Setup of run 1:
==> flow/design.v (excerpt) <==
module mult_unsigned #(
		parameter WIDTHA = 16,
		parameter WIDTHB = 24,
		parameter PIPELINE_DEPTH = 4
)
(
	input clk,rst,
	input [WIDTHA -1 :0] A,
	input [WIDTHB -1 :0] B,
	output [WIDTHA + WIDTHB - 1:0] result
);
For scale: roughly 1700 cells after synthesis, ~200 flip-flops, about 82 I/O pins.
clock: 4.47 ns
lec_check: 0
cap_margin: 20
cell_pad_in_sites_global_placement: 1
core_aspect_ratio: 1.05
core_margin: 2
core_utilization: 40
cts_cluster_diameter: 314
cts_cluster_size: 36
gpl_timing_driven: 0
hold_slack_margin: 0.03
max_routing_layer: met4
min_routing_layer: met2
place_density_lb_addon: 0.13
slew_margin: 15
run.sh (not shown) runs the stock make flow with config.mk's settings and CLKGATE_MAP_FILE=.
Complete run, failing final checks: run 1, reason setup timing.
> inputs changed (run 1 -> run 2)
- SLEW_MARGIN now 20, was 15
- MIN_ROUTING_LAYER no longer set, was met2
- PLACE_DENSITY_LB_ADDON no longer set, was 0.13
- CELL_PAD_IN_SITES_GLOBAL_PLACEMENT no longer set, was 1
- HOLD_SLACK_MARGIN no longer set, was 0.03
- CTS_CLUSTER_SIZE no longer set, was 36
- GPL_TIMING_DRIVEN no longer set, was 0
- MAX_ROUTING_LAYER no longer set, was met4
- CORE_UTILIZATION now 64, was 40
- CORE_ASPECT_RATIO no longer set, was 1.05
- CTS_CLUSTER_DIAMETER no longer set, was 314
- the clock period (ns, I/O delays scaled along) now 4.33, was 4.47
Findings:
- Final checks on run 2, whose flow otherwise completed, came back failing, citing setup timing.
- Run 2 against run 1: clock transition at the registers of the reported paths went up, final worst hold slack fell 0.0061 ns, wire length has decreased.
Relative to run 2, the following input files were edited for run 3:
- setting ABC_AREA to 1 for the first time
- setting PLACE_DENSITY_LB_ADDON to 0.28 for the first time
- changing CORE_UTILIZATION from 64 to 72
- changing the clock period (ns, I/O delays scaled along) from 4.33 to 5.33
Results
- The flow for run 3 finished, though final verification flagged setup timing.
- Run 3 vs run 2: unique cell type count in the Yosys netlist down by more than half
- Between run 3 and run 2, the sequential cell area figures differ only marginally.
- Diff run 2 -> run 3: growth of design area from synthesis to finish lost 5.2 points; highest fanout seen on the critical path picked up an extra 1; sum of net half-perimeters after detailed placement picked up an extra 3300 µm.
- M[0][33] as the capture point of the critical path was reported by run 2, and M[0][38] by run 3.
- Number of tap cells added at floorplan: run 3 vs run 2 down 11
- Of run 3 and run 2, the run reporting the lower iteration count of the initial detailed-routing pass was run 2.
Edits applied to the flow inputs when going from run 3 to run 4:
- CORE_UTILIZATION now 64, was 72
- PLACE_DENSITY_LB_ADDON no longer set, was 0.28
- ABC_AREA no longer set, was 1
==> results <==
- Run 4 finished all stages; layout check result: FAIL, due to setup timing.
- Run 4 against run 3: total wire length went down by 15000 µm, number of distinct library cells after synthesis increased by about 140% relative to the old numbers, met1 capacity usage during global routing -15 points.
Input changes introduced in run 5 (baseline for comparison: run 4):
- CORE_UTILIZATION changed from 64 to 72
- ABC_AREA newly set to 1
- TNS_END_PERCENT newly set to 100
- the clock period (ns, I/O delays scaled along) changed from 5.33 to 5.59
--- outcome ---
- Run 5: flow completed, timing, DRC and antenna clean
- The die size reported for run 5 is smaller than that of run 4 by 6.4%.
- The lower clock-buffer cell count came out of run 5.
- Compared with run 4, run 5 shows a higher top achievable clock speed.
- Relative to run 4, the smallest setup slack after layout of run 5 is higher by 0.54 ns.
- Number of fill cells for run 5 is lower than for run 4.
Inputs modified between run 5 and run 6:
- PLACE_DENSITY: unset -> 0.36
- CTS_CLUSTER_SIZE: unset -> 74
- TNS_END_PERCENT: 100 -> unset
- the clock period (ns, I/O delays scaled along): 5.59 -> 5.44
==> comparison <==
- [flow] run 6 | stages: complete | final checks: fail | reason: setup timing
- Run 6 vs. run 5: hold slack went up by 0.010 ns.
- Between run 5 and run 6, the flow reports post-placement cell count increasing slightly.
- In run 6, the worst setup slack came out 0.35 ns below the value in run 5.
- In the flow results for run 6 and run 5, the non-clock buffer count is smaller on run 5.
- Compared to run 5, run 6 has post-placement setup slack 0.080 ns lower.

---

== the baseline ==
Starting RTL as in the previous note.
==> flow/design.v (excerpt) <==
module mult_unsigned #(
		parameter WIDTHA = 16,
		parameter WIDTHB = 24,
		parameter PIPELINE_DEPTH = 4
)
(
	input clk,rst,
	input [WIDTHA -1 :0] A,
	input [WIDTHB -1 :0] B,
	output [WIDTHA + WIDTHB - 1:0] result
);
make LEC_CHECK=0 CAP_MARGIN=20 CELL_PAD_IN_SITES_GLOBAL_PLACEMENT=0 CORE_MARGIN=2 CORE_UTILIZATION=56 CTS_CLUSTER_SIZE=96 HOLD_SLACK_MARGIN=0.21 MIN_ROUTING_LAYER=met1 SLEW_MARGIN=10 TNS_END_PERCENT=50 finish   # period 5.65 ns
Although it ran to completion, the baseline produced a layout that fails the final checks because of negative setup slack.
The following lists how the candidate was set up differently from the baseline:
Settings: clearing TNS_END_PERCENT, which used to be 50; swapping 56 for 40 in CORE_UTILIZATION; clearing HOLD_SLACK_MARGIN, which used to be 0.21; swapping 10 for 20 in SLEW_MARGIN; clearing CELL_PAD_IN_SITES_GLOBAL_PLACEMENT, which used to be 0; clearing CTS_CLUSTER_SIZE, which used to be 96; clearing MIN_ROUTING_LAYER, which used to be met1; swapping 5.65 for 8.0 in the clock period (ns, I/O delays scaled along).
## What came out
Summary of the baseline and the candidate: one run falls short of a clean finish, namely the baseline.
The flow completed for the baseline, but it is not clean: the layout still shows negative setup slack.
The baseline → the candidate: core utilization lower, minimum setup slack in the final design now larger, total global-route track usage lost 7.9 points.
The baseline ended up with M[0][36] as its capturing element of the worst setup path; the candidate ended up with M[0][39].
